Setup of raven:
==> flow/design.v <==
module HandwashSensor(
    input clk,
    input reset,
    input acceptLeftHandDistance,
    input [15:0] leftHandDistance,
    input acceptLeftHandGain,
    input [7:0] leftHandGain,
    input acceptRightHandDistance,
    input [15:0] rightHandDistance,
    input acceptRightHandGain,
    input [7:0] rightHandGain,
    output waterOn
);
reg [15:0] leftHandDistanceHeld;
 always@(posedge clk)  begin
     if(reset)
         leftHandDistanceHeld <= 0;
     else if(acceptLeftHandDistance)
         leftHandDistanceHeld <= leftHandDistance;
     else
         leftHandDistanceHeld <= leftHandDistanceHeld;
 end
reg [7:0] leftHandGainHeld;
 always@(posedge clk)  begin
     if(reset)
         leftHandGainHeld <= 0;
     else if(acceptLeftHandGain)
         leftHandGainHeld <= leftHandGain;
     else
         leftHandGainHeld <= leftHandGainHeld;
 end
reg [15:0] rightHandDistanceHeld;
 always@(posedge clk)  begin
     if(reset)
         rightHandDistanceHeld <= 0;
     else if(acceptRightHandDistance)
         rightHandDistanceHeld <= rightHandDistance;
     else
         rightHandDistanceHeld <= rightHandDistanceHeld;
 end
reg [7:0] rightHandGainHeld;
 always@(posedge clk)  begin
     if(reset)
         rightHandGainHeld <= 0;
     else if(acceptRightHandGain)
         rightHandGainHeld <= rightHandGain;
     else
         rightHandGainHeld <= rightHandGainHeld;
 end
wire [15:0] leftHand;
 wire [23:0] leftHandDistanceHeld_Mult_leftHandGainHeld;
 DSP48_AxB dsp_leftHandDistanceHeld_Mult_leftHandGainHeld(
     .CLK(clk),
     .A({ {9{1'b0}}, leftHandDistanceHeld}),
     .B({ {10{1'b0}}, leftHandGainHeld}),
     .P(leftHandDistanceHeld_Mult_leftHandGainHeld)
 );
 reg [16:0] leftHandDistanceHeld_Mult_leftHandGainHeld_ShiftR_7;
 always@(posedge clk) begin
     if(reset)
         leftHandDistanceHeld_Mult_leftHandGainHeld_ShiftR_7 <= 0;
     else
         leftHandDistanceHeld_Mult_leftHandGainHeld_ShiftR_7 <= leftHandDistanceHeld_Mult_leftHandGainHeld >> 7;
 end
 assign leftHand = leftHandDistanceHeld_Mult_leftHandGainHeld_ShiftR_7;
wire [15:0] rightHand;
 wire [23:0] rightHandDistanceHeld_Mult_rightHandGainHeld;
 DSP48_AxB dsp_rightHandDistanceHeld_Mult_rightHandGainHeld(
     .CLK(clk),
     .A({ {9{1'b0}}, rightHandDistanceHeld}),
     .B({ {10{1'b0}}, rightHandGainHeld}),
     .P(rightHandDistanceHeld_Mult_rightHandGainHeld)
 );
 reg [16:0] rightHandDistanceHeld_Mult_rightHandGainHeld_ShiftR_7;
 always@(posedge clk) begin
     if(reset)
         rightHandDistanceHeld_Mult_rightHandGainHeld_ShiftR_7 <= 0;
     else
         rightHandDistanceHeld_Mult_rightHandGainHeld_ShiftR_7 <= rightHandDistanceHeld_Mult_rightHandGainHeld >> 7;
 end
 assign rightHand = rightHandDistanceHeld_Mult_rightHandGainHeld_ShiftR_7;
parameter threshold = 1500;
assign waterOn = leftHand != 0 && rightHand != 0 && (leftHand < threshold || rightHand < threshold);
endmodule
module DSP48_AxB
   (CLK,
    A,
    B,
    P);
  input CLK;
  input [24:0]A;
  input [17:0]B;
  output [42:0]P;
assign P = A*B;
endmodule
make LEC_CHECK=0 CAP_MARGIN=20 CORE_MARGIN=2 CORE_UTILIZATION=72 CTS_CLUSTER_DIAMETER=98 CTS_CLUSTER_SIZE=21 PLACE_DENSITY=0.8 SLEW_MARGIN=20 finish   # period 4.4 ns
run.sh (not shown) runs the stock make flow with config.mk's settings and CLKGATE_MAP_FILE=.
STATUS run=raven STAGES=ALL_DONE FINAL_CHECKS=FAILED CAUSE=capacitance limit, slew limit, setup timing
Here is what was changed in the inputs of juniper compared with raven.
- a change of CTS_CLUSTER_SIZE from 21 to 22
- a change of PLACE_DENSITY from 0.8 to 0.91
- juniper failed in global routing (5_1_grt) with GRT-0232.
- The final weighted congestion in routability-driven placement in juniper sits 0.021 above the value recorded for raven.
- Summary: with raven as the reference, cell count after placement in juniper moved down slightly.
- Reported for raven and juniper, fraction of the mapped netlist area in compound gates turned out identical to the last digit.
- [compare] base=raven new=juniper: number of gates resized after CTS decreased about 9%, number of enable-type register cells in the synthesized netlist essentially unchanged.
### juniper -> yarrow
- removing CTS_CLUSTER_DIAMETER (formerly 98)
- removing PLACE_DENSITY (formerly 0.91)
- setting ABC_AREA to 1 for the first time
- changing CORE_UTILIZATION from 72 to 67
- removing CTS_CLUSTER_SIZE (formerly 22)
- changing the clock period (ns, I/O delays scaled along) from 4.4 to 4.46
--- outcome ---
Die: yarrow bigger than juniper
Compared with juniper, yarrow shows a higher row count.
The area figure in the yosys stat output in yarrow sits 810 um2 above the value recorded for juniper.
Of yarrow and juniper, the lower width of the die belongs to juniper.
Of yarrow and juniper, the run reporting the lower synthesized-area fraction occupied by xor and xnor cells was yarrow.
Setup fix buffers added after clock tree synthesis (lower): yarrow
Against juniper, yarrow reports a number of library cell types mapped by synthesis that is lower.
On final weighted congestion in routability-driven placement, the lower figure sits with juniper, not yarrow.
No final results exist for juniper, since it was stopped by error GRT-0232 during global routing (5_1_grt).
yarrow | stages: all done | timing, DRC, antenna: all pass
yarrow has synthesized area above what juniper had.
Input changes introduced in sierra (baseline for comparison: yarrow):
- removing ABC_AREA (formerly 1)
- changing CORE_UTILIZATION from 67 to 40
- changing the clock period (ns, I/O delays scaled along) from 4.46 to 7.0
Findings:
The run showing the greater hold slack is sierra.
Looking at met2 layer usage reported by global route, sierra sits below yarrow.
Via density per instance in sierra is 0.36 below yarrow.
Per the final summary, sierra finished and its layout is clean on timing, DRC and antenna.
Of yarrow and sierra, the run reporting the lower clock period minus final worst setup slack was yarrow.
Biggest cell delay along the critical path delta for sierra relative to yarrow: 0.05 ns higher
Comparing yarrow and sierra, the lower logic area is on yarrow.
Looking at share of final layout cell area taken by clock buffers and inverters, sierra sits above yarrow.

## try-umber
RTL: the design.v shown in full above, as it stands there.
Settings: LEC_CHECK=0, CAP_MARGIN=20, CORE_MARGIN=2, CORE_UTILIZATION=66, CTS_CLUSTER_DIAMETER=40, SLEW_MARGIN=20; clock period 4.44 ns.
In try-umber the implementation completed, yet the final layout does not meet the checks, the culprit being setup timing.
> inputs changed (try-umber -> try-harbor)
Settings: CTS_CLUSTER_DIAMETER: 40 -> unset; CORE_UTILIZATION: 66 -> 59; CORE_ASPECT_RATIO: unset -> 0.5; the clock period (ns, I/O delays scaled along): 4.44 -> 7.0.
==> comparison <==
The flow did not stop early for try-harbor: all stages ran, and the layout cleared the timing, DRC and antenna checks.
The vertical die size in try-harbor is 0.76 times that in try-umber.
From try-umber to try-harbor the numbers moved as follows: clock power fell about 44%; fraction of power consumed by combinational cells fell 7.2 points.
For post-route met1 wirelength, try-umber and try-harbor come out practically identical.
Changes observed in try-harbor relative to try-umber: count of plain and timing-repair buffers in the layout shows a reduction of 140; count of placed standard cells in the final layout, fillers left out went down 102.
As of try-harbor, met3 wirelength from detailed routing had risen by more than 10% compared to try-umber.
On area of the die, try-umber beats try-harbor.
Count of vias placed by the detailed router ends up higher on try-umber.
Total power of the final layout shrinks by more than a quarter when moving from try-umber to try-harbor.
| final area | try-harbor vs try-umber | better |
Edits applied to the flow inputs when going from try-harbor to try-pepper:
Settings: GPL_ROUTABILITY_DRIVEN: unset -> 0; CELL_PAD_IN_SITES_DETAIL_PLACEMENT: unset -> 1; CORE_MARGIN: 2 -> 10; GPL_TIMING_DRIVEN: unset -> 0; PLACE_DENSITY_LB_ADDON: unset -> 0.25; CORE_ASPECT_RATIO: 0.5 -> 1.17; MAX_ROUTING_LAYER: unset -> met4; CTS_CLUSTER_SIZE: unset -> 78; CORE_UTILIZATION: 59 -> 35.
[summary]
From try-harbor to try-pepper the numbers moved as follows: routed wire length rose 22%; final area higher; max-slew headroom at the worst pin rose 12 points.
[inputs] try-zinc vs try-pepper
Settings: swapping 10 for 2 in CORE_MARGIN; clearing GPL_TIMING_DRIVEN, which used to be 0; swapping 35 for 40 in CORE_UTILIZATION; clearing CTS_CLUSTER_SIZE, which used to be 78; swapping 20 for 25 in CAP_MARGIN; swapping 1.17 for 0.84 in CORE_ASPECT_RATIO; clearing MAX_ROUTING_LAYER, which used to be met4; clearing GPL_ROUTABILITY_DRIVEN, which used to be 0.
[summary]
- Synthesis-to-finish area growth was lower in try-zinc than in try-pepper.
- Going from try-pepper to try-zinc, detailed-route wire length per cell shrank slightly.
- Going from try-pepper to try-zinc, number of rows created at floorplan shrank by more than 10%.
- try-zinc against try-pepper: placement-stage worst setup slack went up, total congestion overflow after global routing about even, routed length on met3 grew by about 30%.
- Looking only at power share of the combinational group, and setting everything else aside, the higher value of try-zinc and try-pepper goes to try-pepper.
- Against try-pepper, the final cell area of try-zinc is lower.
Relative to try-zinc, the following input files were edited for try-garnet:
Settings: clearing CELL_PAD_IN_SITES_DETAIL_PLACEMENT, which used to be 1; clearing PLACE_DENSITY_LB_ADDON, which used to be 0.25; swapping 0.84 for 0.5 in CORE_ASPECT_RATIO; swapping 25 for 20 in CAP_MARGIN; putting ABC_AREA at 1 where nothing was set; putting CTS_CLUSTER_SIZE at 100 where nothing was set; putting TNS_END_PERCENT at 15 where nothing was set; swapping 2 for 8 in CORE_MARGIN; putting CTS_CLUSTER_DIAMETER at 224 where nothing was set.
Results
- [try-garnet vs try-zinc] filler cell count: lower in try-garnet
- Cmp try-zinc and try-garnet / fraction of the cycle the final worst path needs / higher: try-zinc
- On cell area, try-garnet does worse than try-zinc.
- Summary of try-garnet over try-zinc: total internal power now sits higher; worst path setup slack after routing higher; worst setup timing slack at the placement stage picked up an extra 0.63 ns; area of the placeable core moved up.

build 66:
RTL: the design.v shown in full above, as it stands there.
clock: 3.9 ns
lec_check: 0
abc_area: 1
cap_margin: 35
core_aspect_ratio: 1.71
core_margin: 2
core_utilization: 72
cts_cluster_diameter: 41
cts_cluster_size: 78
gpl_routability_driven: 1
gpl_timing_driven: 1
max_routing_layer: met5
place_density: 0.35
setup_slack_margin: -0.01
slew_margin: 30
tns_end_percent: 20
The log for build 66 ends in global routing with error GRT-0116, so the run never completed.
### build 66 -> build 53
- GPL_ROUTABILITY_DRIVEN: 1 -> unset
- GPL_TIMING_DRIVEN: 1 -> unset
- MAX_ROUTING_LAYER: met5 -> unset
- SETUP_SLACK_MARGIN: -0.01 -> unset
- CTS_CLUSTER_SIZE: 78 -> unset
- CORE_ASPECT_RATIO: 1.71 -> unset
- SLEW_MARGIN: 30 -> 20
- TNS_END_PERCENT: 20 -> unset
- ABC_AREA: 1 -> unset
- CTS_CLUSTER_DIAMETER: 41 -> unset
- PLACE_DENSITY: 0.35 -> unset
- CAP_MARGIN: 35 -> 20
- CORE_UTILIZATION: 72 -> 64
- the clock period (ns, I/O delays scaled along): 3.9 -> 4.11
[summary]
Build 53 completed end to end; final checks failed (setup timing). Die size: build 53 exceeds build 66. The starting density of the core reported for build 53 is smaller than that of build 66 by 8.1 points. Across both runs, number of library cell types mapped by synthesis was higher for build 53 than for build 66.
What build 81 does differently from build 53 at the input level:
- CORE_UTILIZATION changed from 64 to 65
- the clock period (ns, I/O delays scaled along) changed from 4.11 to 5.41
### Flow results
Going from build 53 to build 81, the number of filler instances in the final layout was found to have gone up by 299.
Going from build 53 to build 81, the reported net switching power was found to have gone down by 290 uW.
Cmp build 81 and build 53 / largest net degree at the start of global routing / lower: build 81
Of the two candidates, build 53 has the worse worst setup slack after layout and build 81 the better one.
Taking build 53 as the reference, in build 81 area growth from synthesis to final layout saw a decrease; first-iteration DRC count decreased 12%; count of clock-net buffers in the final layout lost 1; die size lower.
Although it ran to completion, build 53 produced a layout that fails the final checks because of setup timing.
Build 81 went all the way through the flow, and no timing, DRC or antenna check failed.
Input-level comparison between build 94 and build 81:
- CTS_CLUSTER_DIAMETER newly set to 54
- ABC_AREA newly set to 1
- CAP_MARGIN changed from 20 to 0
- MAX_ROUTING_LAYER newly set to met4
- CORE_UTILIZATION changed from 65 to 72
- SETUP_SLACK_MARGIN newly set to 0.45
Results
- Looking at area taken by multi-input logic gates, build 94 sits below build 81.
- Relative slew slack, build 81 and build 94: lower on build 81
- [compare] base=build 81 new=build 94: clock buffer count in the final layout now sits higher, post-layout worst setup margin went up 0.31 ns, proportion of power drawn by the clock network lost 6.8 points, number of global-route vias before repair now sits higher.
Changes in build 72 relative to build 94:
- CTS_CLUSTER_DIAMETER changed from 54 to 400
- CTS_CLUSTER_SIZE newly set to 96
- SETUP_SLACK_MARGIN removed (was 0.45)
- MAX_ROUTING_LAYER removed (was met4)
- CAP_MARGIN changed from 0 to 20
- the clock period (ns, I/O delays scaled along) changed from 5.41 to 4.24
- Build 72 finished every stage; the final checks, however, were not passed, the failures being setup timing.
- Taking build 94 as the reference point, the number of gates on the worst path with buffers counted of build 72 rises by 6.
- Reported for build 94 and build 72, share of flip-flops with an asynchronous set or reset turned out identical to the last digit.
- Summary — final hold slack, build 72 relative to build 94: lower, by 0.092 ns.
- Routed length on met3: build 72 > build 94
- Overall power in build 72 is 930 uW higher than in build 94
- Measured against build 72, the combinational group power of build 94 comes out at 0.53 times the reference value.
- Sort build 94 and build 72 by met3 routing resource usage after global routing, ascending, and build 94 comes first.
- Build 72 against build 94: cell area rose 12%, final-layout clock-cell area share now smaller, worst relative slew slack has decreased.
Changes in build 9 relative to build 72:
- clearing CTS_CLUSTER_SIZE, which used to be 96
- swapping 72 for 40 in CORE_UTILIZATION
- clearing ABC_AREA, which used to be 1
- clearing CTS_CLUSTER_DIAMETER, which used to be 400
- swapping 4.24 for 5.18 in the clock period (ns, I/O delays scaled along)
Notes after the runs:
- Global-route track usage on met1 down 16 points in build 9 wrt build 72
- [build 9] synthesized cell count fell 434 relative to build 72
- Diff build 72 -> build 9: total power draw went down 1.2 mW, maximum number of pins on one net before global-route repair went up 1.
- Measured against each other, build 72 and build 9 differ in total number of vias, the higher figure coming from build 72.
- The higher horizontal die size of build 72 and build 9 is in build 9.
- Comparing portion of total power attributed to combinational logic for build 72 and build 9, the smaller number came from build 9.
- Build 9 — number of cells upsized or downsized after cts 16 lower, build 72 as reference
- Build 9 completed every stage of the flow, and the final layout passed the timing, DRC and antenna checks.
- The clock latency on the worst-skew pair of build 72 and that of build 9 are within noise of each other.
- Looking at post-synthesis sequential area ratio, build 9 sits 1.1 points above build 72.
- Between build 72 and build 9, the first-iteration DRC count is lower for build 9.

Starts from the design.v that is shown in full above.
==> flow/config.mk <==
export PLATFORM = sky130hd
export DESIGN_NAME = HandwashSensor
export DESIGN_NICKNAME = HandwashSensor
export VERILOG_FILES = /design/flow/design.v
export SDC_FILE = /design/flow/constraint.sdc
export NUM_CORES = 4
export LEC_CHECK = 0
export CAP_MARGIN = 20
export CORE_ASPECT_RATIO = 0.5
export CORE_MARGIN = 8
export CORE_UTILIZATION = 40
export CTS_CLUSTER_SIZE = 17
export PLACE_DENSITY = 0.88
export SLEW_MARGIN = 20
export TNS_END_PERCENT = 15
==> flow/constraint.sdc <==
create_clock -name core_clock -period 7.0 [get_ports {clk}]
set_input_delay 1.4000 -clock core_clock [delete_from_list [all_inputs] [get_ports {clk}]]
set_output_delay 1.4000 -clock core_clock [all_outputs]
set_load 0.01 [all_outputs]
Edit:
CORE_UTILIZATION = 67   (was 40)
CTS_CLUSTER_SIZE = not set   (was 17)
PLACE_DENSITY = not set   (was 0.88)
What happened: The new run completed without violations; maximum frequency stays flat; synthesized cell count is unchanged; setup slack is worse by 5.8 ps; clock power fell by 5.7%; first-iteration DRC count fell by 39%; wire length fell by 1.4%; core utilization rose by 29 points; critical path depth stays the same; sequential power stays flat; via count fell by 0.43%.
Edit:
CAP_MARGIN = 30   (was 20)
CELL_PAD_IN_SITES_DETAIL_PLACEMENT = 1   (was not set)
CORE_ASPECT_RATIO = 1.17   (was 0.5)
CORE_MARGIN = 10   (was 8)
CORE_UTILIZATION = 40   (was 67)
CTS_CLUSTER_SIZE = 78   (was not set)
GPL_ROUTABILITY_DRIVEN = 0   (was not set)
MAX_ROUTING_LAYER = met4   (was not set)
PLACE_DENSITY_LB_ADDON = 0.25   (was not set)
TNS_END_PERCENT = not set   (was 15)
Result: Register-to-register slack hardly moves. Worst hold slack loses 12 ps. Final cell count is higher by 8.9%. Total power is lower by 1.1%. Core utilization is lower by 29 points. Design area is higher by 1.4%. Sequential share of layout area is lower by 0.20 points.
Edit:
CAP_MARGIN = 20   (was 30)
CORE_ASPECT_RATIO = 1.6   (was 1.17)
CORE_MARGIN = 2   (was 10)
CTS_CLUSTER_SIZE = not set   (was 78)
GPL_ROUTABILITY_DRIVEN = not set   (was 0)
MAX_ROUTING_LAYER = not set   (was met4)
PLACE_DENSITY_LB_ADDON = not set   (was 0.25)
Outcome: Final area stays flat; non-clock buffer count shrinks by 2; via count is about the same; power grows by a few percent; count of clock-buffer cells in the layout grows by 4; worst setup slack gets worse by 7.8 ps.
Edit:
CAP_MARGIN = 40   (was 20)
CELL_PAD_IN_SITES_DETAIL_PLACEMENT = not set   (was 1)
CORE_ASPECT_RATIO = 1.85   (was 1.6)
CORE_MARGIN = 10   (was 2)
GPL_ROUTABILITY_DRIVEN = 0   (was not set)
HOLD_SLACK_MARGIN = 0.29   (was not set)
MIN_ROUTING_LAYER = met2   (was not set)
PLACE_DENSITY = 0.53   (was not set)
SETUP_SLACK_MARGIN = 1.5   (was not set)
Effect: Final area stays flat. Clock-buffer cell count shrinks by 1. Worst hold slack improved by 4.7 ps. Cell count fell by 1.1%. Sequential share of layout area hardly moves. Setup slack got worse by 38 ps. Die size came out higher by 21%.
Edit:
CORE_ASPECT_RATIO = 1.55   (was 1.85)
CORE_UTILIZATION = 41   (was 40)
CTS_CLUSTER_DIAMETER = 73   (was not set)
GPL_TIMING_DRIVEN = 1   (was not set)
MIN_ROUTING_LAYER = met1   (was met2)
SLEW_MARGIN = 35   (was 20)
After rerunning:
- non-clock buffer count drops by 2
- total power drops by 0.35%
- wire length drops by 4.0%
- register-to-register slack improved by 80 ps
Power is estimated from default activity; no workload was simulated.
